### flow/constraint.sdc
create_clock -name core_clock -period 8.38 [get_ports {clk}]
set_input_delay 1.6760 -clock core_clock [delete_from_list [all_inputs] [get_ports {clk}]]
set_output_delay 1.6760 -clock core_clock [all_outputs]
set_load 0.01 [all_outputs]
### flow/run.sh
#!/bin/bash
# the make line also repeats each setting of config.mk as NAME=value (left out here)
make -C /OpenROAD-flow-scripts/flow DESIGN_CONFIG=/design/flow/config.mk WORK_HOME=/design/flow/orfs CLKGATE_MAP_FILE= finish
### flow/design.v
module rad4_reference(
    input [31:0] x,
    input [10:0] y,
    output [31:0] p
    );
    wire [5:0] sign_factor;
    wire [32:0] PP_5;
    wire [32:0] PP_4;
    wire [32:0] PP_3;
    wire [32:0] PP_2;
    wire [32:0] PP_1;
    wire [32:0] PP_0;
    wire [2:0] tmp1;
    wire [2:0] tmp0;
    assign tmp1 = {y[10],y[10:9]}; 
    assign tmp0 = {y[1:0],1'b0};
    rad4_BE PP5_gen(
        .x1(tmp1),
        .y(x),
        .sign_factor(sign_factor[5]),
        .PP(PP_5)
        );
    rad4_BE PP4_gen(
        .x1(y[9:7]),
        .y(x),
        .sign_factor(sign_factor[4]),
        .PP(PP_4)
        );
    rad4_BE PP3_gen(
        .x1(y[7:5]),
        .y(x),
        .sign_factor(sign_factor[3]),
        .PP(PP_3)
        );
    rad4_BE PP2_gen(
        .x1(y[5:3]),
        .y(x),
        .sign_factor(sign_factor[2]),
        .PP(PP_2)
        );
    rad4_BE PP1_gen(
        .x1(y[3:1]),
        .y(x),
        .sign_factor(sign_factor[1]),
        .PP(PP_1)
        );
    rad4_BE PP0_gen(
        .x1(tmp0),
        .y(x),
        .sign_factor(sign_factor[0]),
        .PP(PP_0)
        );
    PP_add Final(
        .sign_factor(sign_factor),
        .PP_5(PP_5),
        .PP_4(PP_4),
        .PP_3(PP_3),
        .PP_2(PP_2),
        .PP_1(PP_1),
        .PP_0(PP_0),
        .p(p)
        );
endmodule
module rad4_BE(
    input [2:0] x1,
    input [31:0] y,
    output sign_factor,
    output [32:0] PP
    );
    wire one, two, sign;
    code encode_block(
        .one(one),
        .two(two),
        .sign(sign),
        .y2(x1[2]),
        .y1(x1[1]),
        .y0(x1[0])
        );
    wire [32:0] tmp1_pp; 
    assign tmp1_pp = {y[31],y};  
    wire [33:0] out1;
    assign out1[0] = sign;
    genvar i;
    generate
        for ( i = 0; i < 33; i = i+1 )
            begin : pp_rad4_first 
            product pp_pr(tmp1_pp[i],out1[i],one,two,sign,PP[i],out1[i+1]);
            end
    endgenerate
    sgn_gen sign_gen(one,two,sign,sign_factor);
endmodule
module code(one,two,sign,y2,y1,y0);  
	input y2,y1,y0;                     
	output one,two,sign;                
	wire [1:0]k;                        
	xor x1(one,y0,y1);                  
	xor x2(k[1],y2,y1);                 
	not n1(k[0],one);                   
	and a1(two,k[0],k[1]);              
	assign sign=y2;                     
endmodule   
module product(x1,x0,one,two,sign,p,i);
	input x1,x0,sign,one,two;
	output p,i;
	wire [1:0] k;
	xor xo1(i,x1,sign);
	and a1(k[1],i,one);
	and a0(k[0],x0,two);
	or o1(p,k[1],k[0]);
endmodule
module sgn_gen(one,two,sign,sign_factor);
    input sign,one,two;
    output sign_factor;
    wire k;
    or o1(k,one,two);
    and a1(sign_factor,sign,k);
endmodule
module PP_add(
    input [5:0] sign_factor,
    input [32:0] PP_5,
    input [32:0] PP_4,
    input [32:0] PP_3,
    input [32:0] PP_2,
    input [32:0] PP_1,
    input [32:0] PP_0,
    output [31:0] p
    );
    wire [5:0] E_MSB;
    assign E_MSB[0] = ~ PP_0[32];
    assign E_MSB[1] = ~ PP_1[32];
    assign E_MSB[2] = ~ PP_2[32];
    assign E_MSB[3] = ~ PP_3[32];
    assign E_MSB[4] = ~ PP_4[32];
    assign E_MSB[5] = ~ PP_5[32];
    wire [33:0] sum00_FA;
    wire [33:0] carry00_FA;
    wire [33:0] tmp001_FA;
    wire [33:0] tmp002_FA;
    wire [33:0] tmp003_FA;
    assign tmp001_FA = {E_MSB[0],{3{PP_0[32]}},PP_0[32:4],PP_0[2]};
    assign tmp002_FA = {E_MSB[1],PP_1[32],PP_1[32:2],PP_1[0]};
    assign tmp003_FA = {PP_2,sign_factor[1]};
    genvar i001;
    generate
        for (i001 = 0; i001 < 34; i001 = i001 + 1)
            begin : pp_fad00
            FAd pp_fad(tmp001_FA[i001],tmp002_FA[i001], tmp003_FA[i001], carry00_FA[i001],sum00_FA[i001]);
            end
    endgenerate
    wire [1:0] sum00_HA;
    wire [1:0] carry00_HA;
    wire [1:0] tmp001_HA;
    wire [1:0] tmp002_HA;
    assign tmp001_HA = {1'b1,PP_0[3]};
    assign tmp002_HA = {PP_2[32],PP_1[1]};
    genvar i002;
    generate
        for (i002 = 0; i002 < 2; i002 = i002 + 1)
            begin : pp_had00
            HAd pp_had(tmp001_HA[i002],tmp002_HA[i002],carry00_HA[i002],sum00_HA[i002]);
            end
    endgenerate
    wire [32:0] sum01_FA;
    wire [32:0] carry01_FA;
    wire [32:0] tmp011_FA;
    wire [32:0] tmp012_FA;
    wire [32:0] tmp013_FA;
    assign tmp011_FA = {1'b1,E_MSB[3],PP_3[32],PP_3[32:4],PP_3[2]};
    assign tmp012_FA = {PP_4[32],PP_4[32:2],PP_4[0]};
    assign tmp013_FA = {PP_5[31:0],sign_factor[4]};
    genvar i011;
    generate
        for (i011 = 0; i011 < 33; i011 = i011 + 1)
            begin : pp_fad01
            FAd pp_fad(tmp011_FA[i011],tmp012_FA[i011], tmp013_FA[i011], carry01_FA[i011],sum01_FA[i011]);
            end
    endgenerate
    wire [1:0] sum01_HA;
    wire [1:0] carry01_HA;
    wire [1:0] tmp011_HA;
    wire [1:0] tmp012_HA;
    assign tmp011_HA = {E_MSB[4],PP_3[3]};
    assign tmp012_HA = {PP_5[32],PP_4[1]};
    genvar i012;
    generate
        for (i012 = 0; i012 < 2; i012 = i012 + 1)
            begin : pp_had01
            HAd pp_had(tmp011_HA[i012],tmp012_HA[i012],carry01_HA[i012],sum01_HA[i012]);
            end
    endgenerate
    wire [33:0] sum10_FA;
    wire [33:0] carry10_FA;
    wire [33:0] tmp101_FA;
    wire [33:0] tmp102_FA;
    wire [33:0] tmp103_FA;
    assign tmp101_FA = {E_MSB[2],sum00_HA[1],sum00_FA[33:3],sum00_FA[1]};
    assign tmp102_FA = {carry00_HA[1],carry00_FA[33:2],carry00_HA[0]};
    assign tmp103_FA = {sum01_FA[29:1],sum01_HA[0],sum01_FA[0],PP_3[1:0],sign_factor[2]};
    genvar i010;
    generate
        for (i010 = 0; i010 < 34; i010 = i010 + 1)
            begin : pp_fad10
            FAd pp_fad(tmp101_FA[i010],tmp102_FA[i010], tmp103_FA[i010], carry10_FA[i010],sum10_FA[i010]);
            end
    endgenerate
    wire [1:0] sum10_HA;
    wire [1:0] carry10_HA;
    wire [1:0] tmp101_HA;
    wire [1:0] tmp102_HA;
    assign tmp101_HA = {1'b1,sum00_FA[2]};
    assign tmp102_HA = {sum01_FA[30],carry00_FA[1]};
    genvar i013;
    generate
        for (i013 = 0; i013 < 2; i013 = i013 + 1)
            begin : pp_had11
            HAd pp_had(tmp101_HA[i013],tmp102_HA[i013],carry10_HA[i013],sum10_HA[i013]);
            end
    endgenerate
    wire [32:0] sum20_FA;
    wire [32:0] carry20_FA;
    wire [32:0] tmp201_FA;
    wire [32:0] tmp202_FA;
    wire [32:0] tmp203_FA;
    assign tmp201_FA = {carry10_HA[1],sum10_HA[1],sum10_FA[33:4],sum10_FA[1]};
    assign tmp202_FA = {sum01_FA[31],carry10_FA[33:3],carry10_HA[0]};
    assign tmp203_FA = {carry01_FA[30:1],carry01_HA[0],carry01_FA[0],sign_factor[3]};
    genvar i020;
    generate
        for (i020 = 0; i020 < 33; i020 = i020 + 1)
            begin : pp_fad20
            FAd pp_fad(tmp201_FA[i020],tmp202_FA[i020], tmp203_FA[i020], carry20_FA[i020],sum20_FA[i020]);
            end
    endgenerate
    wire [3:0] sum20_HA;
    wire [3:0] carry20_HA;
    wire [3:0] tmp201_HA;
    wire [3:0] tmp202_HA;
    assign tmp201_HA = {sum01_HA[1],sum01_FA[32],sum10_FA[3:2]};
    assign tmp202_HA = {carry01_FA[32:31],carry10_FA[2:1]};
    genvar i021;
    generate
        for (i021 = 0; i021 < 4; i021 = i021 + 1)
            begin : pp_had21
            HAd pp_had(tmp201_HA[i021],tmp202_HA[i021],carry20_HA[i021],sum20_HA[i021]);
            end
    endgenerate
    wire  sum30_FA;
    wire  carry30_FA;
    FAd pp_fad(sum20_FA[2],carry20_FA[1], sign_factor[5], carry30_FA,sum30_FA);
    wire [32:0] sum30_HA;
    wire [32:0] carry30_HA;
    wire [32:0] tmp301_HA;
    wire [32:0] tmp302_HA;
    assign tmp301_HA = {carry01_HA[1],sum20_HA[3:2],sum20_FA[32:3]};
    assign tmp302_HA = {carry20_HA[3:2],carry20_FA[32:2]};
    genvar i031;
    generate
        for (i031 = 0; i031 < 33; i031 = i031 + 1)
            begin : pp_had31
            HAd pp_had(tmp301_HA[i031],tmp302_HA[i031],carry30_HA[i031],sum30_HA[i031]);
            end
    endgenerate
    wire [44:0] tmp_sum;
    wire [44:0] tmp_add1;
    wire [44:0] tmp_add2;
    assign tmp_add1 = {1'b0,sum30_HA,sum30_FA,sum20_FA[1],sum20_HA[1:0],sum20_FA[0],sum10_HA[0],sum10_FA[0],sum00_HA[0],sum00_FA[0],PP_0[1:0]};
    assign tmp_add2 = {carry30_HA,carry30_FA,1'b0,carry20_HA[1:0],carry20_FA[0],1'b0,carry10_FA[0],1'b0,carry00_FA[0],2'b0,sign_factor[0]}; 
    assign tmp_sum = tmp_add1 + tmp_add2;
    assign p = tmp_sum[41:10];
endmodule
module FAd(a,b,c,cy,sm);
	input a,b,c;
	output cy,sm;
	wire x,y,z;
	xor x1(x,a,b);
	xor x2(sm,x,c);
	and a1(y,a,b);
	and a2(z,x,c);
	or o1(cy,y,z);
endmodule 
module HAd(a,b,cy,sm);
	input a,b;
	output cy,sm;
	xor x1(sm,a,b);
	and a1(cy,a,b);
endmodule 
module rad4_reference1(
    input [31:0] x,
    input [10:0] y,
    output [31:0] p
    );
    wire [5:0] sign_factor;
    wire [32:0] PP_5;
    wire [32:0] PP_4;
    wire [32:0] PP_3;
    wire [32:0] PP_2;
    wire [32:0] PP_1;
    wire [32:0] PP_0;
    wire [2:0] tmp1;
    wire [2:0] tmp0;
    assign tmp1 = {y[10],y[10:9]}; 
    assign tmp0 = {y[1:0],1'b0};
    rad4_BE1 PP5_gen(
        .x1(tmp1),
        .y(x),
        .sign_factor(sign_factor[5]),
        .PP(PP_5)
        );
    rad4_BE1 PP4_gen(
        .x1(y[9:7]),
        .y(x),
        .sign_factor(sign_factor[4]),
        .PP(PP_4)
        );
    rad4_BE1 PP3_gen(
        .x1(y[7:5]),
        .y(x),
        .sign_factor(sign_factor[3]),
        .PP(PP_3)
        );
    rad4_BE1 PP2_gen(
        .x1(y[5:3]),
        .y(x),
        .sign_factor(sign_factor[2]),
        .PP(PP_2)
        );
    rad4_BE1 PP1_gen(
        .x1(y[3:1]),
        .y(x),
        .sign_factor(sign_factor[1]),
        .PP(PP_1)
        );
    rad4_BE1 PP0_gen(
        .x1(tmp0),
        .y(x),
        .sign_factor(sign_factor[0]),
        .PP(PP_0)
        );
    PP_add1 Final(
        .sign_factor(sign_factor),
        .PP_5(PP_5),
        .PP_4(PP_4),
        .PP_3(PP_3),
        .PP_2(PP_2),
        .PP_1(PP_1),
        .PP_0(PP_0),
        .p(p)
        );
endmodule
module rad4_BE1(
    input [2:0] x1,
    input [31:0] y,
    output sign_factor,
    output [32:0] PP
    );
    wire one, two, sign;
    code1 encode1_block(
        .one(one),
        .two(two),
        .sign(sign),
        .y2(x1[2]),
        .y1(x1[1]),
        .y0(x1[0])
        );
    wire [32:0] tmp1_pp; 
    assign tmp1_pp = {y[31],y};  
    wire [33:0] out1;
    assign out1[0] = sign;
    genvar i;
    generate
        for ( i = 0; i < 33; i = i+1 )
            begin : pp_rad4_first 
            product1 pp_pr(tmp1_pp[i],out1[i],one,two,sign,PP[i],out1[i+1]);
            end
    endgenerate
    assign sign_factor = sign & (one | two);
endmodule
module code1(one,two,sign,y2,y1,y0);  
	input y2,y1,y0;                     
	output one,two,sign;                
	wire [1:0]k;                        
	xor x1(one,y0,y1);                  
	xor x2(k[1],y2,y1);                 
	not n1(k[0],one);                   
	and a1(two,k[0],k[1]);              
	assign sign=y2;                     
endmodule   
module product1(x1,x0,one,two,sign,p,i);
	input x1,x0,sign,one,two;
	output p,i;
	wire [1:0] k;
	xor xo1(i,x1,sign);
	and a1(k[1],i,one);
	and a0(k[0],x0,two);
	or o1(p,k[1],k[0]);
endmodule
module PP_add1(
    input [5:0] sign_factor,
    input [32:0] PP_5,
    input [32:0] PP_4,
    input [32:0] PP_3,
    input [32:0] PP_2,
    input [32:0] PP_1,
    input [32:0] PP_0,
    output [31:0] p
    );
    wire [5:0] E_MSB;
    assign E_MSB[0] = ~ PP_0[32];
    assign E_MSB[1] = ~ PP_1[32];
    assign E_MSB[2] = ~ PP_2[32];
    assign E_MSB[3] = ~ PP_3[32];
    assign E_MSB[4] = ~ PP_4[32];
    assign E_MSB[5] = ~ PP_5[32];
    wire [33:0] sum00_FA;
    wire [33:0] carry00_FA;
    wire [33:0] tmp001_FA;
    wire [33:0] tmp002_FA;
    wire [33:0] tmp003_FA;
    assign tmp001_FA = {E_MSB[0],{3{PP_0[32]}},PP_0[32:4],PP_0[2]};
    assign tmp002_FA = {E_MSB[1],PP_1[32],PP_1[32:2],PP_1[0]};
    assign tmp003_FA = {PP_2,sign_factor[1]};
    genvar i001;
    generate
        for (i001 = 0; i001 < 34; i001 = i001 + 1)
            begin : pp_FAd100
            FAd1 pp_FAd1(tmp001_FA[i001],tmp002_FA[i001], tmp003_FA[i001], carry00_FA[i001],sum00_FA[i001]);
            end
    endgenerate
    wire [1:0] sum00_HA;
    wire [1:0] carry00_HA;
    wire [1:0] tmp001_HA;
    wire [1:0] tmp002_HA;
    assign tmp001_HA = {1'b1,PP_0[3]};
    assign tmp002_HA = {PP_2[32],PP_1[1]};
    genvar i002;
    generate
        for (i002 = 0; i002 < 2; i002 = i002 + 1)
            begin : pp_HAd100
            HAd1 pp_HAd1(tmp001_HA[i002],tmp002_HA[i002],carry00_HA[i002],sum00_HA[i002]);
            end
    endgenerate
    wire [32:0] sum01_FA;
    wire [32:0] carry01_FA;
    wire [32:0] tmp011_FA;
    wire [32:0] tmp012_FA;
    wire [32:0] tmp013_FA;
    assign tmp011_FA = {1'b1,E_MSB[3],PP_3[32],PP_3[32:4],PP_3[2]};
    assign tmp012_FA = {PP_4[32],PP_4[32:2],PP_4[0]};
    assign tmp013_FA = {PP_5[31:0],sign_factor[4]};
    genvar i011;
    generate
        for (i011 = 0; i011 < 33; i011 = i011 + 1)
            begin : pp_FAd101
            FAd1 pp_FAd1(tmp011_FA[i011],tmp012_FA[i011], tmp013_FA[i011], carry01_FA[i011],sum01_FA[i011]);
            end
    endgenerate
    wire [1:0] sum01_HA;
    wire [1:0] carry01_HA;
    wire [1:0] tmp011_HA;
    wire [1:0] tmp012_HA;
    assign tmp011_HA = {E_MSB[4],PP_3[3]};
    assign tmp012_HA = {PP_5[32],PP_4[1]};
    genvar i012;
    generate
        for (i012 = 0; i012 < 2; i012 = i012 + 1)
            begin : pp_HAd101
            HAd1 pp_HAd1(tmp011_HA[i012],tmp012_HA[i012],carry01_HA[i012],sum01_HA[i012]);
            end
    endgenerate
    wire [33:0] sum10_FA;
    wire [33:0] carry10_FA;
    wire [33:0] tmp101_FA;
    wire [33:0] tmp102_FA;
    wire [33:0] tmp103_FA;
    assign tmp101_FA = {E_MSB[2],sum00_HA[1],sum00_FA[33:3],sum00_FA[1]};
    assign tmp102_FA = {carry00_HA[1],carry00_FA[33:2],carry00_HA[0]};
    assign tmp103_FA = {sum01_FA[29:1],sum01_HA[0],sum01_FA[0],PP_3[1:0],sign_factor[2]};
    genvar i010;
    generate
        for (i010 = 0; i010 < 34; i010 = i010 + 1)
            begin : pp_FAd110
            FAd1 pp_FAd1(tmp101_FA[i010],tmp102_FA[i010], tmp103_FA[i010], carry10_FA[i010],sum10_FA[i010]);
            end
    endgenerate
    wire [1:0] sum10_HA;
    wire [1:0] carry10_HA;
    wire [1:0] tmp101_HA;
    wire [1:0] tmp102_HA;
    assign tmp101_HA = {1'b1,sum00_FA[2]};
    assign tmp102_HA = {sum01_FA[30],carry00_FA[1]};
    genvar i013;
    generate
        for (i013 = 0; i013 < 2; i013 = i013 + 1)
            begin : pp_HAd111
            HAd1 pp_HAd1(tmp101_HA[i013],tmp102_HA[i013],carry10_HA[i013],sum10_HA[i013]);
            end
    endgenerate
    wire [32:0] sum20_FA;
    wire [32:0] carry20_FA;
    wire [32:0] tmp201_FA;
    wire [32:0] tmp202_FA;
    wire [32:0] tmp203_FA;
    assign tmp201_FA = {carry10_HA[1],sum10_HA[1],sum10_FA[33:4],sum10_FA[1]};
    assign tmp202_FA = {sum01_FA[31],carry10_FA[33:3],carry10_HA[0]};
    assign tmp203_FA = {carry01_FA[30:1],carry01_HA[0],carry01_FA[0],sign_factor[3]};
    genvar i020;
    generate
        for (i020 = 0; i020 < 33; i020 = i020 + 1)
            begin : pp_FAd120
            FAd1 pp_FAd1(tmp201_FA[i020],tmp202_FA[i020], tmp203_FA[i020], carry20_FA[i020],sum20_FA[i020]);
            end
    endgenerate
    wire [3:0] sum20_HA;
    wire [3:0] carry20_HA;
    wire [3:0] tmp201_HA;
    wire [3:0] tmp202_HA;
    assign tmp201_HA = {sum01_HA[1],sum01_FA[32],sum10_FA[3:2]};
    assign tmp202_HA = {carry01_FA[32:31],carry10_FA[2:1]};
    genvar i021;
    generate
        for (i021 = 0; i021 < 4; i021 = i021 + 1)
            begin : pp_HAd121
            HAd1 pp_HAd1(tmp201_HA[i021],tmp202_HA[i021],carry20_HA[i021],sum20_HA[i021]);
            end
    endgenerate
    wire  sum30_FA;
    wire  carry30_FA;
    FAd1 pp_FAd1(sum20_FA[2],carry20_FA[1], sign_factor[5], carry30_FA,sum30_FA);
    wire [32:0] sum30_HA;
    wire [32:0] carry30_HA;
    wire [32:0] tmp301_HA;
    wire [32:0] tmp302_HA;
    assign tmp301_HA = {carry01_HA[1],sum20_HA[3:2],sum20_FA[32:3]};
    assign tmp302_HA = {carry20_HA[3:2],carry20_FA[32:2]};
    genvar i031;
    generate
        for (i031 = 0; i031 < 33; i031 = i031 + 1)
            begin : pp_HAd131
            HAd1 pp_HAd1(tmp301_HA[i031],tmp302_HA[i031],carry30_HA[i031],sum30_HA[i031]);
            end
    endgenerate
    wire [44:0] tmp_sum;
    wire [44:0] tmp_add1;
    wire [44:0] tmp_add2;
    assign tmp_add1 = {1'b0,sum30_HA,sum30_FA,sum20_FA[1],sum20_HA[1:0],sum20_FA[0],sum10_HA[0],sum10_FA[0],sum00_HA[0],sum00_FA[0],PP_0[1:0]};
    assign tmp_add2 = {carry30_HA,carry30_FA,1'b0,carry20_HA[1:0],carry20_FA[0],1'b0,carry10_FA[0],1'b0,carry00_FA[0],2'b0,sign_factor[0]}; 
    assign tmp_sum = tmp_add1 + tmp_add2;
    assign p = tmp_sum[41:10];
endmodule
module FAd1(a,b,c,cy,sm);
	input a,b,c;
	output cy,sm;
	wire x,y,z;
	xor x1(x,a,b);
	xor x2(sm,x,c);
	and a1(y,a,b);
	and a2(z,x,c);
	or o1(cy,y,z);
endmodule 
module HAd1(a,b,cy,sm);
	input a,b;
	output cy,sm;
	xor x1(sm,a,b);
	and a1(cy,a,b);
endmodule 
module rad4_reference2(
    input [31:0] x,
    input [10:0] y,
    output [31:0] p
    );
    wire [5:0] sign_factor;
    wire [32:0] PP_5;
    wire [32:0] PP_4;
    wire [32:0] PP_3;
    wire [32:0] PP_2;
    wire [32:0] PP_1;
    wire [32:0] PP_0;
    wire [2:0] tmp1;
    wire [2:0] tmp0;
    assign tmp1 = {y[10],y[10:9]}; 
    assign tmp0 = {y[1:0],1'b0};
    rad4_BE2 PP5_gen(
        .x1(tmp1),
        .y(x),
        .sign_factor(sign_factor[5]),
        .PP(PP_5)
        );
    rad4_BE2 PP4_gen(
        .x1(y[9:7]),
        .y(x),
        .sign_factor(sign_factor[4]),
        .PP(PP_4)
        );
    rad4_BE2 PP3_gen(
        .x1(y[7:5]),
        .y(x),
        .sign_factor(sign_factor[3]),
        .PP(PP_3)
        );
    rad4_BE2 PP2_gen(
        .x1(y[5:3]),
        .y(x),
        .sign_factor(sign_factor[2]),
        .PP(PP_2)
        );
    rad4_BE2 PP1_gen(
        .x1(y[3:1]),
        .y(x),
        .sign_factor(sign_factor[1]),
        .PP(PP_1)
        );
    rad4_BE2 PP0_gen(
        .x1(tmp0),
        .y(x),
        .sign_factor(sign_factor[0]),
        .PP(PP_0)
        );
    PP_add2 Final(
        .sign_factor(sign_factor),
        .PP_5(PP_5),
        .PP_4(PP_4),
        .PP_3(PP_3),
        .PP_2(PP_2),
        .PP_1(PP_1),
        .PP_0(PP_0),
        .p(p)
        );
endmodule
module rad4_BE2(
    input [2:0] x1,
    input [31:0] y,
    output sign_factor,
    output [32:0] PP
    );
    wire one, two, sign;
    code2 encode2_block(
        .one(one),
        .two(two),
        .sign(sign),
        .y2(x1[2]),
        .y1(x1[1]),
        .y0(x1[0])
        );
    wire [32:0] tmp1_pp; 
    assign tmp1_pp = {y[31],y};  
    wire [33:0] out1;
    assign out1[0] = sign;
    genvar i;
    generate
        for ( i = 0; i < 33; i = i+1 )
            begin : pp_rad4_first 
            product2 pp_pr(tmp1_pp[i],out1[i],one,two,sign,PP[i],out1[i+1]);
            end
    endgenerate
    assign sign_factor = sign & (one | two);
endmodule
module code2(one,two,sign,y2,y1,y0);  
	input y2,y1,y0;                     
	output one,two,sign;                
	wire [1:0]k;                        
	xor x1(one,y0,y1);                  
	xor x2(k[1],y2,y1);                 
	not n1(k[0],one);                   
	and a1(two,k[0],k[1]);              
	assign sign=y2;                     
endmodule   
module product2(x1,x0,one,two,sign,p,i);
	input x1,x0,sign,one,two;
	output p,i;
	wire [1:0] k;
	xor xo1(i,x1,sign);
	and a1(k[1],i,one);
	and a0(k[0],x0,two);
	or o1(p,k[1],k[0]);
endmodule
module PP_add2(
    input [5:0] sign_factor,
    input [32:0] PP_5,
    input [32:0] PP_4,
    input [32:0] PP_3,
    input [32:0] PP_2,
    input [32:0] PP_1,
    input [32:0] PP_0,
    output [31:0] p
    );
    wire [5:0] E_MSB;
    assign E_MSB[0] = ~ PP_0[32];
    assign E_MSB[1] = ~ PP_1[32];
    assign E_MSB[2] = ~ PP_2[32];
    assign E_MSB[3] = ~ PP_3[32];
    assign E_MSB[4] = ~ PP_4[32];
    assign E_MSB[5] = ~ PP_5[32];
    wire [33:0] sum00_FA;
    wire [33:0] carry00_FA;
    wire [33:0] tmp001_FA;
    wire [33:0] tmp002_FA;
    wire [33:0] tmp003_FA;
    assign tmp001_FA = {E_MSB[0],{3{PP_0[32]}},PP_0[32:4],PP_0[2]};
    assign tmp002_FA = {E_MSB[1],PP_1[32],PP_1[32:2],PP_1[0]};
    assign tmp003_FA = {PP_2,sign_factor[1]};
    genvar i001;
    generate
        for (i001 = 0; i001 < 34; i001 = i001 + 1)
            begin : pp_FAd200
            FAd2 pp_FAd2(tmp001_FA[i001],tmp002_FA[i001], tmp003_FA[i001], carry00_FA[i001],sum00_FA[i001]);
            end
    endgenerate
    wire [1:0] sum00_HA;
    wire [1:0] carry00_HA;
    wire [1:0] tmp001_HA;
    wire [1:0] tmp002_HA;
    assign tmp001_HA = {1'b1,PP_0[3]};
    assign tmp002_HA = {PP_2[32],PP_1[1]};
    genvar i002;
    generate
        for (i002 = 0; i002 < 2; i002 = i002 + 1)
            begin : pp_HAd200
            HAd2 pp_HAd2(tmp001_HA[i002],tmp002_HA[i002],carry00_HA[i002],sum00_HA[i002]);
            end
    endgenerate
    wire [32:0] sum01_FA;
    wire [32:0] carry01_FA;
    wire [32:0] tmp011_FA;
    wire [32:0] tmp012_FA;
    wire [32:0] tmp013_FA;
    assign tmp011_FA = {1'b1,E_MSB[3],PP_3[32],PP_3[32:4],PP_3[2]};
    assign tmp012_FA = {PP_4[32],PP_4[32:2],PP_4[0]};
    assign tmp013_FA = {PP_5[31:0],sign_factor[4]};
    genvar i011;
    generate
        for (i011 = 0; i011 < 33; i011 = i011 + 1)
            begin : pp_FAd201
            FAd2 pp_FAd2(tmp011_FA[i011],tmp012_FA[i011], tmp013_FA[i011], carry01_FA[i011],sum01_FA[i011]);
            end
    endgenerate
    wire [1:0] sum01_HA;
    wire [1:0] carry01_HA;
    wire [1:0] tmp011_HA;
    wire [1:0] tmp012_HA;
    assign tmp011_HA = {E_MSB[4],PP_3[3]};
    assign tmp012_HA = {PP_5[32],PP_4[1]};
    genvar i012;
    generate
        for (i012 = 0; i012 < 2; i012 = i012 + 1)
            begin : pp_HAd201
            HAd2 pp_HAd2(tmp011_HA[i012],tmp012_HA[i012],carry01_HA[i012],sum01_HA[i012]);
            end
    endgenerate
    wire [33:0] sum10_FA;
    wire [33:0] carry10_FA;
    wire [33:0] tmp101_FA;
    wire [33:0] tmp102_FA;
    wire [33:0] tmp103_FA;
    assign tmp101_FA = {E_MSB[2],sum00_HA[1],sum00_FA[33:3],sum00_FA[1]};
    assign tmp102_FA = {carry00_HA[1],carry00_FA[33:2],carry00_HA[0]};
    assign tmp103_FA = {sum01_FA[29:1],sum01_HA[0],sum01_FA[0],PP_3[1:0],sign_factor[2]};
    genvar i010;
    generate
        for (i010 = 0; i010 < 34; i010 = i010 + 1)
            begin : pp_FAd210
            FAd2 pp_FAd2(tmp101_FA[i010],tmp102_FA[i010], tmp103_FA[i010], carry10_FA[i010],sum10_FA[i010]);
            end
    endgenerate
    wire [1:0] sum10_HA;
    wire [1:0] carry10_HA;
    wire [1:0] tmp101_HA;
    wire [1:0] tmp102_HA;
    assign tmp101_HA = {1'b1,sum00_FA[2]};
    assign tmp102_HA = {sum01_FA[30],carry00_FA[1]};
    genvar i013;
    generate
        for (i013 = 0; i013 < 2; i013 = i013 + 1)
            begin : pp_HAd211
            HAd2 pp_HAd2(tmp101_HA[i013],tmp102_HA[i013],carry10_HA[i013],sum10_HA[i013]);
            end
    endgenerate
    wire [32:0] sum20_FA;
    wire [32:0] carry20_FA;
    wire [32:0] tmp201_FA;
    wire [32:0] tmp202_FA;
    wire [32:0] tmp203_FA;
    assign tmp201_FA = {carry10_HA[1],sum10_HA[1],sum10_FA[33:4],sum10_FA[1]};
    assign tmp202_FA = {sum01_FA[31],carry10_FA[33:3],carry10_HA[0]};
    assign tmp203_FA = {carry01_FA[30:1],carry01_HA[0],carry01_FA[0],sign_factor[3]};
    genvar i020;
    generate
        for (i020 = 0; i020 < 33; i020 = i020 + 1)
            begin : pp_FAd220
            FAd2 pp_FAd2(tmp201_FA[i020],tmp202_FA[i020], tmp203_FA[i020], carry20_FA[i020],sum20_FA[i020]);
            end
    endgenerate
    wire [3:0] sum20_HA;
    wire [3:0] carry20_HA;
    wire [3:0] tmp201_HA;
    wire [3:0] tmp202_HA;
    assign tmp201_HA = {sum01_HA[1],sum01_FA[32],sum10_FA[3:2]};
    assign tmp202_HA = {carry01_FA[32:31],carry10_FA[2:1]};
    genvar i021;
    generate
        for (i021 = 0; i021 < 4; i021 = i021 + 1)
            begin : pp_HAd221
            HAd2 pp_HAd2(tmp201_HA[i021],tmp202_HA[i021],carry20_HA[i021],sum20_HA[i021]);
            end
    endgenerate
    wire  sum30_FA;
    wire  carry30_FA;
    FAd2 pp_FAd2(sum20_FA[2],carry20_FA[1], sign_factor[5], carry30_FA,sum30_FA);
    wire [32:0] sum30_HA;
    wire [32:0] carry30_HA;
    wire [32:0] tmp301_HA;
    wire [32:0] tmp302_HA;
    assign tmp301_HA = {carry01_HA[1],sum20_HA[3:2],sum20_FA[32:3]};
    assign tmp302_HA = {carry20_HA[3:2],carry20_FA[32:2]};
    genvar i031;
    generate
        for (i031 = 0; i031 < 33; i031 = i031 + 1)
            begin : pp_HAd231
            HAd2 pp_HAd2(tmp301_HA[i031],tmp302_HA[i031],carry30_HA[i031],sum30_HA[i031]);
            end
    endgenerate
    wire [44:0] tmp_sum;
    wire [44:0] tmp_add1;
    wire [44:0] tmp_add2;
    assign tmp_add1 = {1'b0,sum30_HA,sum30_FA,sum20_FA[1],sum20_HA[1:0],sum20_FA[0],sum10_HA[0],sum10_FA[0],sum00_HA[0],sum00_FA[0],PP_0[1:0]};
    assign tmp_add2 = {carry30_HA,carry30_FA,1'b0,carry20_HA[1:0],carry20_FA[0],1'b0,carry10_FA[0],1'b0,carry00_FA[0],2'b0,sign_factor[0]}; 
    assign tmp_sum = tmp_add1 + tmp_add2;
    assign p = tmp_sum[41:10];
endmodule
module FAd2(a,b,c,cy,sm);
	input a,b,c;
	output cy,sm;
	wire x,y,z;
	xor x1(x,a,b);
	xor x2(sm,x,c);
	and a1(y,a,b);
	and a2(z,x,c);
	or o1(cy,y,z);
endmodule 
module HAd2(a,b,cy,sm);
	input a,b;
	output cy,sm;
	xor x1(sm,a,b);
	and a1(cy,a,b);
endmodule 
module rad4_reference3(
    input [31:0] x,
    input [10:0] y,
    output [31:0] p
    );
    wire [5:0] sign_factor;
    wire [32:0] PP_5;
    wire [32:0] PP_4;
    wire [32:0] PP_3;
    wire [32:0] PP_2;
    wire [32:0] PP_1;
    wire [32:0] PP_0;
    wire [2:0] tmp1;
    wire [2:0] tmp0;
    assign tmp1 = {y[10],y[10:9]}; 
    assign tmp0 = {y[1:0],1'b0};
    rad4_BE3 PP5_gen(
        .x1(tmp1),
        .y(x),
        .sign_factor(sign_factor[5]),
        .PP(PP_5)
        );
    rad4_BE3 PP4_gen(
        .x1(y[9:7]),
        .y(x),
        .sign_factor(sign_factor[4]),
        .PP(PP_4)
        );
    rad4_BE3 PP3_gen(
        .x1(y[7:5]),
        .y(x),
        .sign_factor(sign_factor[3]),
        .PP(PP_3)
        );
    rad4_BE3 PP2_gen(
        .x1(y[5:3]),
        .y(x),
        .sign_factor(sign_factor[2]),
        .PP(PP_2)
        );
    rad4_BE3 PP1_gen(
        .x1(y[3:1]),
        .y(x),
        .sign_factor(sign_factor[1]),
        .PP(PP_1)
        );
    rad4_BE3 PP0_gen(
        .x1(tmp0),
        .y(x),
        .sign_factor(sign_factor[0]),
        .PP(PP_0)
        );
    PP_add3 Final(
        .sign_factor(sign_factor),
        .PP_5(PP_5),
        .PP_4(PP_4),
        .PP_3(PP_3),
        .PP_2(PP_2),
        .PP_1(PP_1),
        .PP_0(PP_0),
        .p(p)
        );
endmodule
module rad4_BE3(
    input [2:0] x1,
    input [31:0] y,
    output sign_factor,
    output [32:0] PP
    );
    wire one, two, sign;
    code3 encode3_block(
        .one(one),
        .two(two),
        .sign(sign),
        .y2(x1[2]),
        .y1(x1[1]),
        .y0(x1[0])
        );
    wire [32:0] tmp1_pp; 
    assign tmp1_pp = {y[31],y};  
    wire [33:0] out1;
    assign out1[0] = sign;
    genvar i;
    generate
        for ( i = 0; i < 33; i = i+1 )
            begin : pp_rad4_first 
            product3 pp_pr(tmp1_pp[i],out1[i],one,two,sign,PP[i],out1[i+1]);
            end
    endgenerate
    assign sign_factor = sign & (one | two);
endmodule
module code3(one,two,sign,y2,y1,y0);  
	input y2,y1,y0;                     
	output one,two,sign;                
	wire [1:0]k;                        
	xor x1(one,y0,y1);                  
	xor x2(k[1],y2,y1);                 
	not n1(k[0],one);                   
	and a1(two,k[0],k[1]);              
	assign sign=y2;                     
endmodule   
module product3(x1,x0,one,two,sign,p,i);
	input x1,x0,sign,one,two;
	output p,i;
	wire [1:0] k;
	xor xo1(i,x1,sign);
	and a1(k[1],i,one);
	and a0(k[0],x0,two);
	or o1(p,k[1],k[0]);
endmodule
module PP_add3(
    input [5:0] sign_factor,
    input [32:0] PP_5,
    input [32:0] PP_4,
    input [32:0] PP_3,
    input [32:0] PP_2,
    input [32:0] PP_1,
    input [32:0] PP_0,
    output [31:0] p
    );
    wire [5:0] E_MSB;
    assign E_MSB[0] = ~ PP_0[32];
    assign E_MSB[1] = ~ PP_1[32];
    assign E_MSB[2] = ~ PP_2[32];
    assign E_MSB[3] = ~ PP_3[32];
    assign E_MSB[4] = ~ PP_4[32];
    assign E_MSB[5] = ~ PP_5[32];
    wire [33:0] sum00_FA;
    wire [33:0] carry00_FA;
    wire [33:0] tmp001_FA;
    wire [33:0] tmp002_FA;
    wire [33:0] tmp003_FA;
    assign tmp001_FA = {E_MSB[0],{3{PP_0[32]}},PP_0[32:4],PP_0[2]};
    assign tmp002_FA = {E_MSB[1],PP_1[32],PP_1[32:2],PP_1[0]};
    assign tmp003_FA = {PP_2,sign_factor[1]};
    genvar i001;
    generate
        for (i001 = 0; i001 < 34; i001 = i001 + 1)
            begin : pp_FAd300
            FAd3 pp_FAd3(tmp001_FA[i001],tmp002_FA[i001], tmp003_FA[i001], carry00_FA[i001],sum00_FA[i001]);
            end
    endgenerate
    wire [1:0] sum00_HA;
    wire [1:0] carry00_HA;
    wire [1:0] tmp001_HA;
    wire [1:0] tmp002_HA;
    assign tmp001_HA = {1'b1,PP_0[3]};
    assign tmp002_HA = {PP_2[32],PP_1[1]};
    genvar i002;
    generate
        for (i002 = 0; i002 < 2; i002 = i002 + 1)
            begin : pp_HAd300
            HAd3 pp_HAd3(tmp001_HA[i002],tmp002_HA[i002],carry00_HA[i002],sum00_HA[i002]);
            end
    endgenerate
    wire [32:0] sum01_FA;
    wire [32:0] carry01_FA;
    wire [32:0] tmp011_FA;
    wire [32:0] tmp012_FA;
    wire [32:0] tmp013_FA;
    assign tmp011_FA = {1'b1,E_MSB[3],PP_3[32],PP_3[32:4],PP_3[2]};
    assign tmp012_FA = {PP_4[32],PP_4[32:2],PP_4[0]};
    assign tmp013_FA = {PP_5[31:0],sign_factor[4]};
    genvar i011;
    generate
        for (i011 = 0; i011 < 33; i011 = i011 + 1)
            begin : pp_FAd301
            FAd3 pp_FAd3(tmp011_FA[i011],tmp012_FA[i011], tmp013_FA[i011], carry01_FA[i011],sum01_FA[i011]);
            end
    endgenerate
    wire [1:0] sum01_HA;
    wire [1:0] carry01_HA;
    wire [1:0] tmp011_HA;
    wire [1:0] tmp012_HA;
    assign tmp011_HA = {E_MSB[4],PP_3[3]};
    assign tmp012_HA = {PP_5[32],PP_4[1]};
    genvar i012;
    generate
        for (i012 = 0; i012 < 2; i012 = i012 + 1)
            begin : pp_HAd301
            HAd3 pp_HAd3(tmp011_HA[i012],tmp012_HA[i012],carry01_HA[i012],sum01_HA[i012]);
            end
    endgenerate
    wire [33:0] sum10_FA;
    wire [33:0] carry10_FA;
    wire [33:0] tmp101_FA;
    wire [33:0] tmp102_FA;
    wire [33:0] tmp103_FA;
    assign tmp101_FA = {E_MSB[2],sum00_HA[1],sum00_FA[33:3],sum00_FA[1]};
    assign tmp102_FA = {carry00_HA[1],carry00_FA[33:2],carry00_HA[0]};
    assign tmp103_FA = {sum01_FA[29:1],sum01_HA[0],sum01_FA[0],PP_3[1:0],sign_factor[2]};
    genvar i010;
    generate
        for (i010 = 0; i010 < 34; i010 = i010 + 1)
            begin : pp_FAd310
            FAd3 pp_FAd3(tmp101_FA[i010],tmp102_FA[i010], tmp103_FA[i010], carry10_FA[i010],sum10_FA[i010]);
            end
    endgenerate
    wire [1:0] sum10_HA;
    wire [1:0] carry10_HA;
    wire [1:0] tmp101_HA;
    wire [1:0] tmp102_HA;
    assign tmp101_HA = {1'b1,sum00_FA[2]};
    assign tmp102_HA = {sum01_FA[30],carry00_FA[1]};
    genvar i013;
    generate
        for (i013 = 0; i013 < 2; i013 = i013 + 1)
            begin : pp_HAd311
            HAd3 pp_HAd3(tmp101_HA[i013],tmp102_HA[i013],carry10_HA[i013],sum10_HA[i013]);
            end
    endgenerate
    wire [32:0] sum20_FA;
    wire [32:0] carry20_FA;
    wire [32:0] tmp201_FA;
    wire [32:0] tmp202_FA;
    wire [32:0] tmp203_FA;
    assign tmp201_FA = {carry10_HA[1],sum10_HA[1],sum10_FA[33:4],sum10_FA[1]};
    assign tmp202_FA = {sum01_FA[31],carry10_FA[33:3],carry10_HA[0]};
    assign tmp203_FA = {carry01_FA[30:1],carry01_HA[0],carry01_FA[0],sign_factor[3]};
    genvar i020;
    generate
        for (i020 = 0; i020 < 33; i020 = i020 + 1)
            begin : pp_FAd320
            FAd3 pp_FAd3(tmp201_FA[i020],tmp202_FA[i020], tmp203_FA[i020], carry20_FA[i020],sum20_FA[i020]);
            end
    endgenerate
    wire [3:0] sum20_HA;
    wire [3:0] carry20_HA;
    wire [3:0] tmp201_HA;
    wire [3:0] tmp202_HA;
    assign tmp201_HA = {sum01_HA[1],sum01_FA[32],sum10_FA[3:2]};
    assign tmp202_HA = {carry01_FA[32:31],carry10_FA[2:1]};
    genvar i021;
    generate
        for (i021 = 0; i021 < 4; i021 = i021 + 1)
            begin : pp_HAd321
            HAd3 pp_HAd3(tmp201_HA[i021],tmp202_HA[i021],carry20_HA[i021],sum20_HA[i021]);
            end
    endgenerate
    wire  sum30_FA;
    wire  carry30_FA;
    FAd3 pp_FAd3(sum20_FA[2],carry20_FA[1], sign_factor[5], carry30_FA,sum30_FA);
    wire [32:0] sum30_HA;
    wire [32:0] carry30_HA;
    wire [32:0] tmp301_HA;
    wire [32:0] tmp302_HA;
    assign tmp301_HA = {carry01_HA[1],sum20_HA[3:2],sum20_FA[32:3]};
    assign tmp302_HA = {carry20_HA[3:2],carry20_FA[32:2]};
    genvar i031;
    generate
        for (i031 = 0; i031 < 33; i031 = i031 + 1)
            begin : pp_HAd331
            HAd3 pp_HAd3(tmp301_HA[i031],tmp302_HA[i031],carry30_HA[i031],sum30_HA[i031]);
            end
    endgenerate
    wire [44:0] tmp_sum;
    wire [44:0] tmp_add1;
    wire [44:0] tmp_add2;
    assign tmp_add1 = {1'b0,sum30_HA,sum30_FA,sum20_FA[1],sum20_HA[1:0],sum20_FA[0],sum10_HA[0],sum10_FA[0],sum00_HA[0],sum00_FA[0],PP_0[1:0]};
    assign tmp_add2 = {carry30_HA,carry30_FA,1'b0,carry20_HA[1:0],carry20_FA[0],1'b0,carry10_FA[0],1'b0,carry00_FA[0],2'b0,sign_factor[0]}; 
    assign tmp_sum = tmp_add1 + tmp_add2;
    assign p = tmp_sum[41:10];
endmodule
module FAd3(a,b,c,cy,sm);
	input a,b,c;
	output cy,sm;
	wire x,y,z;
	xor x1(x,a,b);
	xor x2(sm,x,c);
	and a1(y,a,b);
	and a2(z,x,c);
	or o1(cy,y,z);
endmodule 
module HAd3(a,b,cy,sm);
	input a,b;
	output cy,sm;
	xor x1(sm,a,b);
	and a1(cy,a,b);
endmodule 
module fos_exact_tra_v1(
    input [31:0] x_in,
    input [10:0] a1,
    input clk,
    input reset,
    output [31:0] y_out);
    wire [31:0] b1x;
    wire [31:0] a1y;
    wire signed [31:0] sum0_next;
    wire signed [31:0] sum1;
    reg signed [31:0] sum0;
    rad4_reference mult(sum1,a1,a1y);
    assign y_out = sum0 + x_in;
    assign sum1 = y_out;
    assign sum0_next = a1y - x_in;
    always @ (posedge clk)
    if (reset) begin
        sum0 <= 32'b0;
    end else begin
        sum0 <= sum0_next;
    end
endmodule
module fos_exact_v1(
    input [31:0] x_in,
    input [10:0] a1,
    input clk,
    input reset,
    output [31:0] y_out);
    wire signed [31:0] Data_feedforward;
    wire signed [31:0] Data_feedback;
    wire signed [31:0] sum0;
    reg signed  [31:0] Samples_in1; 
    reg signed  [31:0] Samples_in2; 
    reg signed  [31:0] Samples_out; 
    assign Data_feedforward = {Samples_in2}; 
    assign y_out = Samples_in1 - Data_feedforward - Data_feedback; 
    rad4_reference mult(Samples_out,a1,Data_feedback);
   always @ (posedge clk) 
   if(reset == 1) begin
         Samples_in1 <= 0; 
         Samples_in2 <= 0; 
         Samples_out <= 0; 
      end 
   else begin 
      Samples_in1 <= x_in; 
      Samples_in2 <= Samples_in1; 
      Samples_out <= y_out; 
   end 
endmodule
module fos_exact_tra_v2(
    input [31:0] x_in,
    input [10:0] a1,
    input clk,
    input reset,
    output [31:0] y_out);
    wire [31:0] b1x;
    wire [31:0] a1y;
    wire signed [31:0] sum0_next;
    wire signed [31:0] sum1;
    reg signed [31:0] sum0;
    rad4_reference1 mult(sum1,a1,a1y);
    assign y_out = sum0 + x_in;
    assign sum1 = y_out;
    assign sum0_next = a1y - x_in;
    always @ (posedge clk)
    if (reset) begin
        sum0 <= 32'b0;
    end else begin
        sum0 <= sum0_next;
    end
endmodule
module fos_exact_v2(
    input [31:0] x_in,
    input [10:0] a1,
    input clk,
    input reset,
    output [31:0] y_out);
    wire signed [31:0] Data_feedforward;
    wire signed [31:0] Data_feedback;
    wire signed [31:0] sum0;
    reg signed  [31:0] Samples_in1; 
    reg signed  [31:0] Samples_in2; 
    reg signed  [31:0] Samples_out; 
    assign Data_feedforward = {Samples_in2}; 
    assign y_out = Samples_in1 - Data_feedforward - Data_feedback; 
    rad4_reference1 mult(Samples_out,a1,Data_feedback);
   always @ (posedge clk) 
   if(reset == 1) begin
         Samples_in1 <= 0; 
         Samples_in2 <= 0; 
         Samples_out <= 0; 
      end 
   else begin 
      Samples_in1 <= x_in; 
      Samples_in2 <= Samples_in1; 
      Samples_out <= y_out; 
   end 
endmodule
module fos_exact_tra_v3(
    input [31:0] x_in,
    input [10:0] a1,
    input [10:0] b1,
    input clk,
    input reset,
    output [31:0] y_out);
    wire [31:0] b1x;
    wire [31:0] a1y;
    wire signed [31:0] sum0_next;
    wire signed [31:0] sum1;
    reg signed [31:0] sum0;
    rad4_reference2 mult(x_in,b1,b1x);
    rad4_reference2 mult2(sum1,a1,a1y);
    assign y_out = sum0 + x_in;
    assign sum1 = y_out;
    assign sum0_next = b1x + a1y;
    always @ (posedge clk)
    if (reset) begin
        sum0 <= 32'b0;
    end else begin
        sum0 <= sum0_next;
    end
endmodule
module fos_exact_v3(
    input [31:0] x_in,
    input [10:0] a1,
    input [10:0] b1,
    input clk,
    input reset,
    output [31:0] y_out);
    wire signed [31:0] Data_feedforward;
    wire signed [31:0] Data_feedback;
    wire signed [31:0] sum0;
    reg signed  [31:0] Samples_in1; 
    reg signed  [31:0] Samples_in2; 
    reg signed  [31:0] Samples_out; 
    assign y_out = Samples_in1 + Data_feedforward - Data_feedback; 
    rad4_reference2 mult(Samples_out,a1,Data_feedback);
    rad4_reference2 mult1(Samples_in2,b1,Data_feedforward);                     
   always @ (posedge clk) 
   if(reset == 1) begin
         Samples_in1 <= 0; 
         Samples_in2 <= 0; 
         Samples_out <= 0; 
      end 
   else begin 
      Samples_in1 <= x_in; 
      Samples_in2 <= Samples_in1; 
      Samples_out <= y_out; 
   end 
endmodule
module fos_exact_tra_v4(
    input [31:0] x_in,
    input [10:0] a1,
    input clk,
    input reset,
    output [31:0] y_out);
    wire [31:0] b1x;
    wire [31:0] a1y;
    wire signed [31:0] sum0_next;
    wire signed [31:0] sum1;
    reg signed [31:0] sum0;
    rad4_reference3 mult(sum1,a1,a1y);
    assign y_out = sum0 + x_in;
    assign sum1 = y_out;
    assign sum0_next = a1y;
    always @ (posedge clk)
    if (reset) begin
        sum0 <= 32'b0;
    end else begin
        sum0 <= sum0_next;
    end
endmodule
module fos_exact_v4(
    input [31:0] x_in,
    input [10:0] a1,
    input clk,
    input reset,
    output [31:0] y_out);
    wire signed [31:0] Data_feedforward;
    wire signed [31:0] Data_feedback;
    wire signed [31:0] sum0;
    reg signed  [31:0] Samples_in1; 
    reg signed  [31:0] Samples_in2; 
    reg signed  [31:0] Samples_out; 
    assign y_out = Samples_in1 - Data_feedback; 
    rad4_reference3 mult(Samples_out,a1,Data_feedback);
   always @ (posedge clk) 
   if(reset == 1) begin
         Samples_in1 <= 0; 
         Samples_in2 <= 0; 
         Samples_out <= 0; 
      end 
   else begin 
      Samples_in1 <= x_in; 
      Samples_in2 <= Samples_in1; 
      Samples_out <= y_out; 
   end 
endmodule
module a_filter_reference_32x11(
    input [31:0] x_in,
    input clk,
    input [5:0] reset,
    output [31:0] y_out);
    wire [10:0] a1_1;
    wire [10:0] a1_2;
    wire [10:0] a1_3;
    wire [10:0] a1_4;
    wire [10:0] b1;
    assign a1_1 = -11'sd208;
    assign a1_2 = -11'sd1021;
    assign a1_3 = -11'sd930;
    assign a1_4 = -11'sd1010;
    assign b1 = 11'sd307;
    wire [31:0] y_1;
    wire [31:0] y_2;
    wire [31:0] y_3;
    wire [31:0] y_4;
    wire [31:0] y_5;
    fos_exact_v4 first_stage(x_in,a1_4,clk,reset[0],y_1);
    fos_exact_v3 second_stage(y_1,a1_3,b1,clk,reset[1],y_2);
    fos_exact_v2 third_stage(y_2,a1_2,clk,reset[2],y_3);
    fos_exact_v2 fourth_stage(y_3,a1_2,clk,reset[3],y_4);
    fos_exact_v1 fifth_stage(y_4,a1_1,clk,reset[4],y_5);
    fos_exact_v1 sixth_stage(y_5,a1_1,clk,reset[5],y_out);
endmodule
### flow/config.mk
export PLATFORM = sky130hd
export DESIGN_NAME = a_filter_reference_32x11
export DESIGN_NICKNAME = a_filter_reference_32x11
export VERILOG_FILES = /design/flow/design.v
export SDC_FILE = /design/flow/constraint.sdc
export NUM_CORES = 4
export LEC_CHECK = 0
export ABC_AREA = 1
export CAP_MARGIN = 20
export CORE_MARGIN = 2
export CORE_UTILIZATION = 72
export CTS_CLUSTER_SIZE = 62
export PLACE_DENSITY_LB_ADDON = 0.1
export SLEW_MARGIN = 20
==> qor.csv, run 1 <==
metric,value,unit
outcome,"complete, but fails checks",
layout violations,setup timing,
post-detailed-route count of antenna-violating nets,0,
and-or/or-and share of the synthesized area,0.0997,
via count,57020,
CP Max Fanout,4,
combinational cell area excluding buffers and inverters,0.0446,sq mm
weighted congestion at the end of routability-driven global placement,1.05,
xor and xnor fraction of the mapped netlist area,0.0539,
Mapped Area,0.0633,sq mm
timing endpoint of the critical path,y_out[25],
core occupancy in the finished layout,0.785,
Final setup viols,2,
post-synth top area cell,sky130_fd_sc_hd__ha_1,
maximum cell stage delay along the critical path,0.65,ns
number of I/O pins,71,
via count of the first global-routing pass,58230,
storage element area,0.0109,sq mm
worst reg2reg startpoint,third_stage.Samples_out[17],
largest net degree at the start of global routing,97,
warning total across the stage logs,127,
detailed-placement wirelength estimate,163000,um
post-synth area from yosys stat,0.0633,sq mm
CP Data Arrival Time,6.74,ns
most numerous cell in the Yosys netlist,sky130_fd_sc_hd__inv_1,
share of flip-flops with an asynchronous set or reset,0,
Cell area leaders,"sky130_fd_sc_hd__ha_1, sky130_fd_sc_hd__dfxtp_1, sky130_fd_sc_hd__fa_1",
mean cell area of the mapped netlist,7.37,sq um
wire per inst,19.9,um
portion of netlist area occupied by mux cells,0,
clock-pin slew on the worst setup and hold paths,0.07,ns
number of cells on the critical path,28,
port bufs,70,
Iteration-0 DRC Markers,5131,
Setup crit end kind,output pin,
synthesized-area fraction occupied by and/or/nand/nor cells,0.180,
fill cell count,6203,
Post-synth top cells,"sky130_fd_sc_hd__inv_1, sky130_fd_sc_hd__nand2_1, sky130_fd_sc_hd__ha_1",
Detailed Routing Iterations Pass 1,8,
minimum hold slack,0.449,ns
TritonCTS buffer count,60,
Floorplan Utilization,0.728,
gate count after technology mapping,8591,
Die Footprint,0.0903,sq mm
Congestion Overflow GR,0,
Max transition margin,0.238,
"Slowest-stage cell, CP",sky130_fd_sc_hd__fa_1,
RSZ-0062 raised after global routing,true,
adder share,0.359,
Cell variety after synth,66,
worst setup path category,reg2out,
total nets after synthesis,10188,
worst skew pair latency,0.71,ns
TritonCTS sink count,544,
"Cell Count, Final, Fillers Out",9886,
Top Family by Delay on Critical Path,adder cells,
sequential-to-total area share from yosys stat,0.172,
clock tree from TritonCTS,yes,
count of cells along the worst hold path,2,
area added between synthesis and finish,7.79,%
number of antenna violations at the first check in global routing,6,
worst clock skew,0.0267,ns
net total in the final layout,10272,
final tally of hold violations,0,
slack of the worst reg-to-reg path,1.09,ns
x dimension of the die,301,um
Post-Route WL,197000,um
Chip Height,301,um
worst setup path startpoint,sixth_stage.Samples_out[12],
count of hold-fix buffers inserted at cts,0,
top cell type's share of synthesized area,0.223,
via density per instance,5.77,
post-route worst setup slack,-0.0401,ns
standard cell core area,0.0869,sq mm
top achievable clock speed,119,MHz
number of H-tree branching levels,2,
GRT Util Overall,0.433,
worst min-delay path startpoint,sixth_stage.Samples_in1[31],
placed instance count,9758,
aggregate negative setup slack,-0.0528,ns
number of buffers on the longest clock path,3,
max-cap viol count,0,
number of buffer and inverter stages on the critical path,7,
prevailing logic family in the synthesized netlist,adder cells,
Reg2Reg Depth,27,
Seq cells post-synth,544,
Worst Tran Pin Value,1.13,ns
Final Slew Violations,0,
"EDFF count, synth",0,
first-pass GRT wire length,305000,um
Critical Path Most Common Cell,sky130_fd_sc_hd__nand2_1,
worst hold-check path type,reg2reg,
cycle use final,1.00,
final critical path time including I/O delays and setup,8.42,ns
Crit path required time,6.70,ns
number of DRC violations after detailed routing,0,
r2r endpoint,fourth_stage.Samples_in1[25],
Commonest flop,sky130_fd_sc_hd__dfxtp_1,
startpoint type of the worst setup path,flip-flop,
Yosys warning total,4,
Rows,108,
number of cells in the yosys synthesis report,8591,
clock root buffer,sky130_fd_sc_hd__clkbuf_16,
end point of the most critical hold path,sixth_stage.Samples_in2[31],
## final cells by class
class                   count  share of cell area
multi-input cells        5772               0.653
flip-flops and latches    544               0.160
inverters                2213               0.122
clock buffers              68              0.0230
well taps                1155              0.0212
repair buffers             84              0.0119
clock inverters            46             0.00899
diodes                      4            0.000147
## per-stage QoR
stage / setup slack, ns / instance area (sq um)
after floorplan: 1.62 / 63300
after global placement: 0.468 / 65200
after detailed placement: 0.444 / 65200
after CTS: 0.00173 / 67700
after global routing: -0.354 / 68200
final: -0.0401 / 68200
## per-layer routing
| metal | global-route usage | vias to the layer above | wire length (um) |
|---|---|---|---|
| met5 | 0 | - | 27 |
| met4 | 0.343 | 4 | 18800 |
| met3 | 0.0782 | 871 | 15900 |
| met2 | 0.723 | 2810 | 90500 |
| met1 | 0.488 | 26597 | 71600 |
| li1 | - | 26738 | - |
## repair_timing
action / 4_1_cts / 5_1_grt
pin swaps: 3 / 26
resized: 60 / 111
buffers inserted: 1 / 9
gates cloned: 0 / 0
endpoints found under the setup margin: 18 / 22
==> run 2: changes to the inputs <==
Settings changed: ABC_AREA 1 to default, CTS_CLUSTER_DIAMETER from default to 261, MAX_ROUTING_LAYER from default to met4, PLACE_DENSITY_LB_ADDON 0.1 to 0.0.
Clock period 8.38 ns to 6.68 ns, I/O delays scaled along.
==> run 2 against run 1 <==
The flow now stops in global routing (5_1_grt). Synthesized area down 13%. Synthesized cell count fell by 26%. Die size down 12%.
==> qor.csv, run 2 <==
metric,value,unit,change
port bufs,70,,unchanged
detailed-placement wirelength estimate,108000,um,was 163000 um
number of buffers on the longest clock path,3,,unchanged
Cell variety after synth,76,,was 66
number of H-tree branching levels,1,,was 2
top cell type's share of synthesized area,0.255,,was 0.223
Die Footprint,0.0791,sq mm,was 0.0903 sq mm
Cell area leaders,"sky130_fd_sc_hd__ha_1, sky130_fd_sc_hd__dfxtp_1, sky130_fd_sc_hd__fa_1",,unchanged
number of I/O pins,71,,unchanged
Rows,101,,was 108
number of cells in the yosys synthesis report,6357,,was 8591
x dimension of the die,281,um,was 301 um
gate count after technology mapping,6357,,was 8591
synthesized-area fraction occupied by and/or/nand/nor cells,0.109,,was 0.180
prevailing logic family in the synthesized netlist,adder cells,,unchanged
portion of netlist area occupied by mux cells,0.00197,,was 0
adder share,0.411,,was 0.359
clock root buffer,sky130_fd_sc_hd__clkbuf_16,,unchanged
weighted congestion at the end of routability-driven global placement,0.946,,was 1.05
sequential-to-total area share from yosys stat,0.197,,was 0.172
mean cell area of the mapped netlist,8.70,sq um,was 7.37 sq um
most numerous cell in the Yosys netlist,sky130_fd_sc_hd__inv_1,,unchanged
xor and xnor fraction of the mapped netlist area,0.0579,,was 0.0539
placed instance count,8179,,was 9758
standard cell core area,0.0759,sq mm,was 0.0869 sq mm
Post-synth top cells,"sky130_fd_sc_hd__inv_1, sky130_fd_sc_hd__ha_1, sky130_fd_sc_hd__nor2_1",,"was sky130_fd_sc_hd__inv_1, sky130_fd_sc_hd__nand2_1, sky130_fd_sc_hd__ha_1"
"EDFF count, synth",0,,unchanged
share of flip-flops with an asynchronous set or reset,0,,unchanged
total nets after synthesis,7954,,was 10188
and-or/or-and share of the synthesized area,0.111,,was 0.0997
post-synth top area cell,sky130_fd_sc_hd__ha_1,,unchanged
Chip Height,281,um,was 301 um
Seq cells post-synth,544,,unchanged
post-synth area from yosys stat,0.0553,sq mm,was 0.0633 sq mm
TritonCTS sink count,544,,unchanged
TritonCTS buffer count,12,,was 60
Yosys warning total,4,,unchanged
Floorplan Utilization,0.728,,about the same
Commonest flop,sky130_fd_sc_hd__dfxtp_1,,unchanged
outcome,stopped before the end,,"was complete, but fails checks"
last step reached,global routing (5_1_grt),,
Mapped Area,0.0553,sq mm,was 0.0633 sq mm
## run 2: repair_timing
item,CTS
gates cloned,0
hold buffers,0
endpoints found under the setup margin,116
pin swaps,268
buffers inserted,107
resized,524
## run 2: metrics by stage
stage / setup WS (ns) / cell area, sq um / setup TNS [ns] / util
floorplan: -0.193 / 56000 / -0.628 / -
global placement: -0.989 / 63600 / -25.48 / 0.838
detailed placement: -1.12 / 63700 / -33.15 / 0.839
CTS: -1.27 / 66900 / -24.06 / 0.880
==> run 3: changes to the inputs <==
Settings changed: ABC_AREA from default to 1, CAP_MARGIN 20 to 10, CORE_ASPECT_RATIO from default to 0.83, CORE_UTILIZATION 72 to 71, CTS_CLUSTER_DIAMETER 261 to default, CTS_CLUSTER_SIZE 62 to 37, GPL_ROUTABILITY_DRIVEN from default to 1, GPL_TIMING_DRIVEN from default to 1, PLACE_DENSITY_LB_ADDON 0.0 to default, SETUP_SLACK_MARGIN from default to -0.16.
Clock period 6.68 ns to 7.43 ns, I/O delays scaled along.
==> run 3 against run 2 <==
The flow again stops in global routing (5_1_grt). Synthesized area is 14% higher. Synthesized cell count increased by 35%. Die size is 16% higher.
==> qor.csv, run 3 <==
metric,value,unit,change
outcome,stopped before the end,,unchanged
last step reached,global routing (5_1_grt),,unchanged
First Error,[ERROR GRT-0232] Routing congestion too high. Check the congestion heatmap in the GUI.,,
worst setup slack after placement,-0.174,ns,was -1.12 ns
Congestion Overflow GR,61,,
port bufs,70,,unchanged
count of hold-fix buffers inserted at cts,0,,unchanged
number of H-tree branching levels,2,,was 1
Seq cells post-synth,544,,unchanged
GRT Util Overall,0.588,,
Floorplan Utilization,0.719,,was 0.728
gate count after technology mapping,8591,,was 6357
Cell variety after synth,66,,was 76
synthesized-area fraction occupied by and/or/nand/nor cells,0.180,,was 0.109
x dimension of the die,332,um,was 281 um
adder share,0.359,,was 0.411
standard cell core area,0.0881,sq mm,was 0.0759 sq mm
portion of netlist area occupied by mux cells,0,,was 0.00197
TritonCTS sink count,544,,unchanged
Post-synth top cells,"sky130_fd_sc_hd__inv_1, sky130_fd_sc_hd__nand2_1, sky130_fd_sc_hd__ha_1",,"was sky130_fd_sc_hd__inv_1, sky130_fd_sc_hd__ha_1, sky130_fd_sc_hd__nor2_1"
number of cells in the yosys synthesis report,8591,,was 6357
clock root buffer,sky130_fd_sc_hd__clkbuf_16,,unchanged
TritonCTS buffer count,59,,was 12
Commonest flop,sky130_fd_sc_hd__dfxtp_1,,unchanged
prevailing logic family in the synthesized netlist,adder cells,,unchanged
Chip Height,276,um,was 281 um
sequential-to-total area share from yosys stat,0.172,,was 0.197
Die Footprint,0.0916,sq mm,was 0.0791 sq mm
most numerous cell in the Yosys netlist,sky130_fd_sc_hd__inv_1,,unchanged
Mapped Area,0.0633,sq mm,was 0.0553 sq mm
post-synth area from yosys stat,0.0633,sq mm,was 0.0553 sq mm
and-or/or-and share of the synthesized area,0.0997,,was 0.111
share of flip-flops with an asynchronous set or reset,0,,unchanged
"EDFF count, synth",0,,unchanged
top cell type's share of synthesized area,0.223,,was 0.255
number of I/O pins,71,,unchanged
Yosys warning total,4,,unchanged
detailed-placement wirelength estimate,172000,um,was 108000 um
post-synth top area cell,sky130_fd_sc_hd__ha_1,,unchanged
xor and xnor fraction of the mapped netlist area,0.0539,,was 0.0579
weighted congestion at the end of routability-driven global placement,1.11,,was 0.946
Rows,99,,was 101
mean cell area of the mapped netlist,7.37,sq um,was 8.70 sq um
Cell area leaders,"sky130_fd_sc_hd__ha_1, sky130_fd_sc_hd__dfxtp_1, sky130_fd_sc_hd__fa_1",,unchanged
total nets after synthesis,10188,,was 7954
number of buffers on the longest clock path,3,,unchanged
-- run 3: per-stage QoR --
step	hold WS, ns	area (sq um)	std cells	setup TNS, ns
after floorplan	0.414	63300	8591	0
after detailed placement	0.437	66600	9943	-0.976
after CTS	0.456	69900	10069	-2.89
after global placement	0.422	66600	9943	-0.236
-- run 3: metal layers --
| metal | track usage | GRT overflow |
|---|---|---|
| met1 | 0.704 | 9 |
| met2 | 0.762 | 30 |
| met3 | 0.354 | 7 |
| met4 | 0.296 | 15 |
| met5 | - | - |
-- run 3: what timing repair did --
action                                 CTS
setup endpoints to repair               26
pin swaps                               56
resized                                244
gates cloned                             0
buffers inserted                        16
endpoints found under the hold margin    0
==> run 4: changes to the inputs <==
Settings changed: ABC_AREA 1 to default, CAP_MARGIN 10 to 30, CTS_CLUSTER_SIZE 37 to default, MAX_ROUTING_LAYER met4 to default.
Clock period 7.43 ns to 7.82 ns, I/O delays scaled along.
==> run 4 against run 3 <==
The layout now fails its checks (setup timing). Die size is 12% lower. Synthesized cell count decreased by 26%. Synthesized area shrank 13%.
==> qor.csv, run 4 <==
metric,value,unit,change
final tally of hold violations,0,,
Die Footprint,0.0802,sq mm,was 0.0916 sq mm
Iteration-0 DRC Markers,2169,,
GR Layer Usage met3,0.0264,,
worst setup slack after placement,-0.868,ns,was -0.174 ns
clock-pin slew on the worst setup and hold paths,0.07,ns,
first-pass GRT wire length,200000,um,
top achievable clock speed,112,MHz,
most numerous cell in the Yosys netlist,sky130_fd_sc_hd__inv_1,,unchanged
total nets after synthesis,7954,,was 10188
timing endpoint of the critical path,y_out[31],,
Inserted Diodes,0,,
top cell type's share of synthesized area,0.255,,was 0.223
post-route worst setup slack,-1.11,ns,
portion of netlist area occupied by mux cells,0.00197,,was 0
worst setup path startpoint,sixth_stage.Samples_out[3],,
placed instance count,7578,,was 9943
CP Max Fanout,4,,
"EDFF count, synth",0,,unchanged
met1 track demand over resource in global routing,0.389,,
Rows,93,,was 99
sequential-to-total area share from yosys stat,0.197,,was 0.172
net total in the final layout,8225,,
slack of the worst reg-to-reg path,0.25,ns,
outcome,"complete, but fails checks",,was stopped before the end
xor and xnor fraction of the mapped netlist area,0.0579,,was 0.0539
Seq cells post-synth,544,,unchanged
via count of the first global-routing pass,42330,,
post-synth top area cell,sky130_fd_sc_hd__ha_1,,unchanged
mean cell area of the mapped netlist,8.70,sq um,was 7.37 sq um
combinational cell area excluding buffers and inverters,0.0397,sq mm,
number of H-tree branching levels,2,,unchanged
worst min-delay path startpoint,fifth_stage.Samples_in1[24],,
RSZ-0062 raised after global routing,true,,
startpoint type of the worst setup path,flip-flop,,
aggregate negative setup slack,-19.64,ns,
"Slowest-stage cell, CP",sky130_fd_sc_hd__fa_1,,
post-synth area from yosys stat,0.0553,sq mm,was 0.0633 sq mm
Crit path required time,6.26,ns,
Reg2Reg Depth,28,,
gate count after technology mapping,6357,,was 8591
layout violations,setup timing,,
Commonest flop,sky130_fd_sc_hd__dfxtp_1,,unchanged
standard cell core area,0.0774,sq mm,was 0.0881 sq mm
Floorplan Utilization,0.715,,was 0.719
CP Data Arrival Time,7.37,ns,
met2 usage in global routing,0.546,,
core occupancy in the finished layout,0.806,,
number of I/O pins,71,,unchanged
worst clock skew,0.0300,ns,
Post-Route WL,127000,um,
clock tree from TritonCTS,yes,,
Cell area leaders,"sky130_fd_sc_hd__ha_1, sky130_fd_sc_hd__dfxtp_1, sky130_fd_sc_hd__fa_1",,unchanged
"Cell Count, Final, Fillers Out",7721,,
worst skew pair latency,0.67,ns,
via density per instance,5.47,,
synthesized-area fraction occupied by and/or/nand/nor cells,0.109,,was 0.180
Max transition margin,0.398,,
Final setup viols,28,,
largest net degree at the start of global routing,98,,
cycle use final,1.14,,
TritonCTS buffer count,58,,was 59
r2r endpoint,second_stage.Samples_out[28],,
run 4: area by class of cell:
type	instances	share of cell area
clock buffer	71	0.0253
clock inverter	37	0.00865
timing repair buffer	288	0.0377
multi-input combinational	4155	0.637
sequential	544	0.175
inverter	1581	0.0953
tap	1045	0.0210
run 4: per-layer routing:
| metal | part of all wire | vias to the layer above | wire length, um |
|---|---|---|---|
| met5 | 0.00028 | - | 35 |
| met4 | 0.042 | 6 | 5380 |
| met3 | 0.043 | 332 | 5510 |
| met2 | 0.48 | 841 | 61500 |
| met1 | 0.43 | 20186 | 54400 |
| li1 | - | 20848 | - |
run 4: stage by stage:
| step | hold WS, ns | area [sq um] |
|---|---|---|
| 2_1_floorplan | 0.414 | 55300 |
| 3_3_place_gp | 0.457 | 58400 |
| 3_5_place_dp | 0.462 | 58400 |
| 4_1_cts | 0.462 | 61600 |
| 5_1_grt | 0.477 | 62300 |
| 6_report | 0.460 | 62300 |
run 4: what timing repair did:
item                       4_1_cts  5_1_grt
setup buffers                   27       21
pin swaps                      134      101
setup endpoints to repair       24       40
resized                        273      113
